==> flow/design.v (excerpt) <==
 module Basys3_Abacus_Top(
	 input clk,
	 input rst,
    input btnC,
    input btnR,
    input btnU,
    input [15:0] sw,
     output [6:0] seg,
     output dp,
     output [3:0] an,
     output [15:0] led
 );
wire[15:0] seven_seg_input;
wire[15:0] clock_module_mux_output;
wire[15:0] joiner;
wire [7:0] hours_bcd;
wire [7:0] minutes_bcd;
wire [7:0] seconds_bcd;
wire [7:0] stopwatch_ms_bcd;
wire [7:0] stopwatch_s_bcd;
wire clock_mode;
wire stop_watch_mode;
wire set_time_mode;
wire set_alarm_mode;
wire set_time_inc_mins;
wire set_time_inc_hours;
wire [5:0] raw_value_mins;
wire [5:0] raw_value_hrs;
wire btnC_debounced;
wire btnU_debounced;
wire btnR_debounced;
debounce_button u_btnc(
.clk(clk),
.rst(rst),
.debounce_in(btnC),
.debounce_out(btnC_debounced)
);
debounce_button u_btnu(
.clk(clk),
.rst(rst),
.debounce_in(btnU),
.debounce_out(btnU_debounced)
);
debounce_button u_btnR(
.clk(clk),
.rst(rst),
.debounce_in(btnR),
.debounce_out(btnR_debounced)
);
converter u_mode(
.converter_input({sw[1],sw[0]}),
.converter_output({set_alarm_mode, set_time_mode, stop_watch_mode, clock_mode})
);
alarm u_alarm(
.alarm_mins(sw[9:4]),
.alarm_hours(sw[15:10]),
.mins_value(raw_value_mins),
.hours_value(raw_value_hrs),
.flash(led)
);
count_time u1(
.master_clock(clk),
.rst(rst),
.set_time(set_time_mode),
.increment_hours(set_time_inc_hours),
.increment_minutes(set_time_inc_mins),
.raw_value_mins(raw_value_mins),
.raw_value_hrs(raw_value_hrs),
.hours_bcd(hours_bcd),
  ...
Size in the first run: ~240 flip-flops, ~49 I/O pins, ~0.015 mm² of cells after synthesis.
Settings: LEC_CHECK=0, ABC_AREA=1, CAP_MARGIN=15, CORE_ASPECT_RATIO=0.92, CORE_MARGIN=2, CORE_UTILIZATION=72, CTS_CLUSTER_DIAMETER=63, CTS_CLUSTER_SIZE=72, MAX_ROUTING_LAYER=met5, MIN_ROUTING_LAYER=met1, PLACE_DENSITY_LB_ADDON=0.01, SETUP_SLACK_MARGIN=-0.18, SLEW_MARGIN=20; clock period 3.79 ns.
run.sh (not shown) runs the stock make flow with config.mk's settings and CLKGATE_MAP_FILE=.
The baseline finished but failed the layout checks on negative setup slack.
Then changed:
==> flow/config.mk (replaced) <==
export PLATFORM = sky130hd
export DESIGN_NAME = Basys3_Abacus_Top
export DESIGN_NICKNAME = Basys3_Abacus_Top
export VERILOG_FILES = /design/flow/design.v
export SDC_FILE = /design/flow/constraint.sdc
export NUM_CORES = 4
export LEC_CHECK = 0
export CAP_MARGIN = 20
export CORE_MARGIN = 2
export CORE_UTILIZATION = 67
export CTS_CLUSTER_SIZE = 15
export SLEW_MARGIN = 20
==> flow/constraint.sdc (replaced) <==
create_clock -name core_clock -period 5.25 [get_ports {clk}]
set_input_delay 1.0500 -clock core_clock [delete_from_list [all_inputs] [get_ports {clk}]]
set_output_delay 1.0500 -clock core_clock [all_outputs]
set_load 0.01 [all_outputs]
Result: The new run finished with negative setup slack left; flip-flop count does not change; worst setup slack improved by 0.28 ns; clock-buffer cell count is higher by 19; synthesized cell count goes down by about 10%; combinational power drops by about 40%.
Then changed:
--- a/flow/config.mk
+++ b/flow/config.mk
@@ -8,5 +8,5 @@
 export CAP_MARGIN = 20
 export CORE_MARGIN = 2
-export CORE_UTILIZATION = 67
-export CTS_CLUSTER_SIZE = 15
+export CORE_UTILIZATION = 59
+export SETUP_SLACK_MARGIN = -0.8
 export SLEW_MARGIN = 20
==> flow/constraint.sdc (replaced) <==
create_clock -name core_clock -period 8.14 [get_ports {clk}]
set_input_delay 1.6280 -clock core_clock [delete_from_list [all_inputs] [get_ports {clk}]]
set_output_delay 1.6280 -clock core_clock [all_outputs]
set_load 0.01 [all_outputs]
Result: The new run produced a clean layout; synthesized cell count does not change; sequential power went down by a quarter to a third; via count went down by a few percent.
Then changed:
--- a/flow/config.mk
+++ b/flow/config.mk
@@ -6,7 +6,7 @@
 export NUM_CORES = 4
 export LEC_CHECK = 0
-export CAP_MARGIN = 20
+export CAP_MARGIN = 35
 export CORE_MARGIN = 2
-export CORE_UTILIZATION = 59
-export SETUP_SLACK_MARGIN = -0.8
+export CORE_UTILIZATION = 40
+export CTS_CLUSTER_SIZE = 90
 export SLEW_MARGIN = 20
==> flow/constraint.sdc (replaced) <==
create_clock -name core_clock -period 10.0 [get_ports {clk}]
set_input_delay 2.0000 -clock core_clock [delete_from_list [all_inputs] [get_ports {clk}]]
set_output_delay 2.0000 -clock core_clock [all_outputs]
set_load 0.01 [all_outputs]
Sequential power falls by 19%; routed wire length is higher by 6.3%; global-route usage came out lower by 6.4 points; clock skew decreases by 0.017 ns; synthesized area is unchanged; via count went up by 0.34%; core utilization decreases by 20 points; maximum frequency decreases by 0.43%.
Then changed:
--- a/flow/config.mk
+++ b/flow/config.mk
@@ -6,7 +6,7 @@
 export NUM_CORES = 4
 export LEC_CHECK = 0
-export CAP_MARGIN = 35
+export CAP_MARGIN = 20
 export CORE_MARGIN = 2
-export CORE_UTILIZATION = 40
-export CTS_CLUSTER_SIZE = 90
+export CORE_UTILIZATION = 70
+export CTS_CLUSTER_DIAMETER = 29
 export SLEW_MARGIN = 20
==> flow/constraint.sdc (replaced) <==
create_clock -name core_clock -period 5.17 [get_ports {clk}]
set_input_delay 1.0340 -clock core_clock [delete_from_list [all_inputs] [get_ports {clk}]]
set_output_delay 1.0340 -clock core_clock [all_outputs]
set_load 0.01 [all_outputs]
Effect: The changed run finished with negative setup slack left. Total power climbs by 150%. Wire length climbs by 22%. Sequential power climbs by 94%. Via count climbs by 13%. Combinational power climbs by 120%.

---

Starting RTL as in the previous note.
make LEC_CHECK=0 ABC_AREA=1 CAP_MARGIN=20 CORE_ASPECT_RATIO=1.39 CORE_MARGIN=2 CORE_UTILIZATION=72 CTS_CLUSTER_DIAMETER=36 CTS_CLUSTER_SIZE=10 PLACE_DENSITY=0.42 SETUP_SLACK_MARGIN=0.45 SLEW_MARGIN=20 finish   # period 3.88 ns
The starting point ran to the end with violations: setup timing.
Edit:
==> flow/config.mk (replaced) <==
export PLATFORM = sky130hd
export DESIGN_NAME = Basys3_Abacus_Top
export DESIGN_NICKNAME = Basys3_Abacus_Top
export VERILOG_FILES = /design/flow/design.v
export SDC_FILE = /design/flow/constraint.sdc
export NUM_CORES = 4
export LEC_CHECK = 0
export CAP_MARGIN = 20
export CORE_MARGIN = 2
export CORE_UTILIZATION = 59
export SLEW_MARGIN = 20
==> flow/constraint.sdc (replaced) <==
create_clock -name core_clock -period 6.5 [get_ports {clk}]
set_input_delay 1.3000 -clock core_clock [delete_from_list [all_inputs] [get_ports {clk}]]
set_output_delay 1.3000 -clock core_clock [all_outputs]
set_load 0.01 [all_outputs]
Result: Now the flow completed without violations; routed wire length goes down by roughly a tenth; hold slack improved by 0.014 ns; critical path depth came out lower by 2; total power fell by well over a third; sequential share of layout area rose by 1.7 points; worst setup slack is better by 1.1 ns.
Edit:
--- a/flow/config.mk
+++ b/flow/config.mk
@@ -9,3 +9,4 @@
 export CORE_MARGIN = 2
-export CORE_UTILIZATION = 59
+export CORE_UTILIZATION = 70
+export CTS_CLUSTER_DIAMETER = 42
 export SLEW_MARGIN = 20
==> flow/constraint.sdc (replaced) <==
create_clock -name core_clock -period 5.11 [get_ports {clk}]
set_input_delay 1.0220 -clock core_clock [delete_from_list [all_inputs] [get_ports {clk}]]
set_output_delay 1.0220 -clock core_clock [all_outputs]
set_load 0.01 [all_outputs]
=> This time the run finished but failed the layout checks on setup timing; sequential share of layout area fell by 1.8 points; count of clock-buffer cells in the layout fell by 5; worst hold slack improves by 0.025 ns; core utilization climbs by 18 points; non-clock buffer count came out higher by 110; clock power came out higher by 38%.

---

== try-cedar ==
Basys3_Abacus_Top again, from the RTL that the note above started with.
==> flow/design.v (excerpt) <==
 module Basys3_Abacus_Top(
	 input clk,
	 input rst,
    input btnC,
    input btnR,
    input btnU,
    input [15:0] sw,
     output [6:0] seg,
     output dp,
     output [3:0] an,
     output [15:0] led
 );
clock: 3.67 ns
lec_check: 0
abc_area: 1
cap_margin: 0
core_aspect_ratio: 0.92
core_margin: 2
core_utilization: 72
cts_cluster_diameter: 63
cts_cluster_size: 72
hold_slack_margin: 0.06
max_routing_layer: met5
min_routing_layer: met1
place_density_lb_addon: 0.01
setup_slack_margin: -0.18
slew_margin: 20
What the final checks of try-cedar revealed, after a flow that finished every stage, was a layout that fails on setup timing.
Changes in try-violet relative to try-cedar:
Settings: removing CTS_CLUSTER_SIZE (formerly 72); removing CTS_CLUSTER_DIAMETER (formerly 63); removing CORE_ASPECT_RATIO (formerly 0.92); removing ABC_AREA (formerly 1); removing MAX_ROUTING_LAYER (formerly met5); changing CAP_MARGIN from 0 to 20; removing SETUP_SLACK_MARGIN (formerly -0.18); removing PLACE_DENSITY_LB_ADDON (formerly 0.01); removing HOLD_SLACK_MARGIN (formerly 0.06); removing MIN_ROUTING_LAYER (formerly met1); changing CORE_UTILIZATION from 72 to 40; changing the clock period (ns, I/O delays scaled along) from 3.67 to 10.0.
Findings:
Sort try-cedar and try-violet by placed instance count desc -> top: try-cedar. What try-violet reported for final cell count has to be multiplied by 1.07 to get the figure for try-cedar. Note that the die span in x recorded for try-cedar amounts to 0.76 times the value seen in try-violet. try-violet | status: complete | timing, DRC, antenna: pass.
Changes in try-quartz relative to try-violet:
Settings: CORE_UTILIZATION changed from 40 to 58; the clock period (ns, I/O delays scaled along) changed from 10.0 to 3.94.
==> results <==
try-quartz: all stages done; final checks FAILED (setup timing).
Compare try-quartz and try-violet | combinational power lower: try-violet
try-quartz ended up with sequential cells as its largest power group; try-violet ended up with clock.
The combined flip-flop and latch cell area of try-violet and that of try-quartz are within noise of each other.
In the tables for try-quartz and try-violet, clock network latency to the later pin of the worst-skew pair reads higher with try-violet.
In the final design statistics, try-quartz uses more standard cells in total than try-violet.
Sort try-quartz and try-violet by number of cells on the worst reg-to-reg path desc -> top: try-violet
try-violet leaves more setup margin than try-quartz.
On cell area, the higher figure sits with try-quartz, not try-violet.
try-quartz vs. try-violet: final net count shows an increase of 350, count of port buffers added during placement shows no meaningful change.
> inputs changed (try-quartz -> try-zinc)
Settings: HOLD_SLACK_MARGIN newly set to -0.1; TNS_END_PERCENT newly set to 5; CORE_UTILIZATION changed from 58 to 68; CTS_CLUSTER_SIZE newly set to 87; the clock period (ns, I/O delays scaled along) changed from 3.94 to 8.28.
Results
- try-zinc reached the end of the flow, and the finished layout is clean on the timing, design-rule and antenna checks.
- try-zinc ended up with a lower final cell count than try-quartz did.
- [compare] base=try-quartz new=try-zinc: maximum fanout along the worst path flat; combinational gate area down 2.2%.
- In the final reports, the cell area of try-zinc is smaller than that of try-quartz.
- On non-clock buffer count, the lower figure sits with try-zinc, not try-quartz.
- Between try-zinc and try-quartz, it is try-zinc whose power consumed by the clock network is lower, by about 47%.
- In the reports for try-zinc and try-quartz, the larger total power belongs to try-quartz.
- Number of setup buffers added after CTS was lower in the run labelled try-zinc.
- Taking try-quartz as the reference point, the worst-case setup margin in the final layout of try-zinc rises by 3.11 ns.
[inputs] try-lagoon vs try-zinc
Settings: CTS_CLUSTER_SIZE: 87 -> unset; TNS_END_PERCENT: 5 -> unset; CORE_UTILIZATION: 68 -> 40; HOLD_SLACK_MARGIN: -0.1 -> unset; the clock period (ns, I/O delays scaled along): 8.28 -> 6.61.
Results
Post-synthesis chip area from yosys came out exactly the same in try-zinc and try-lagoon. try-lagoon leaves less setup margin than try-zinc. Summary: with try-zinc as the reference, power in try-lagoon moved up by more than 10%. Summary — first-pass GRT wire length, try-lagoon relative to try-zinc: higher, by about 4%. The number of cells on the critical path of try-lagoon and that of try-zinc are within noise of each other. Going from try-zinc to try-lagoon, switching power share of the total higher, share of power burned in combinational logic roughly the same.
Power is estimated from default activity; no workload was simulated.
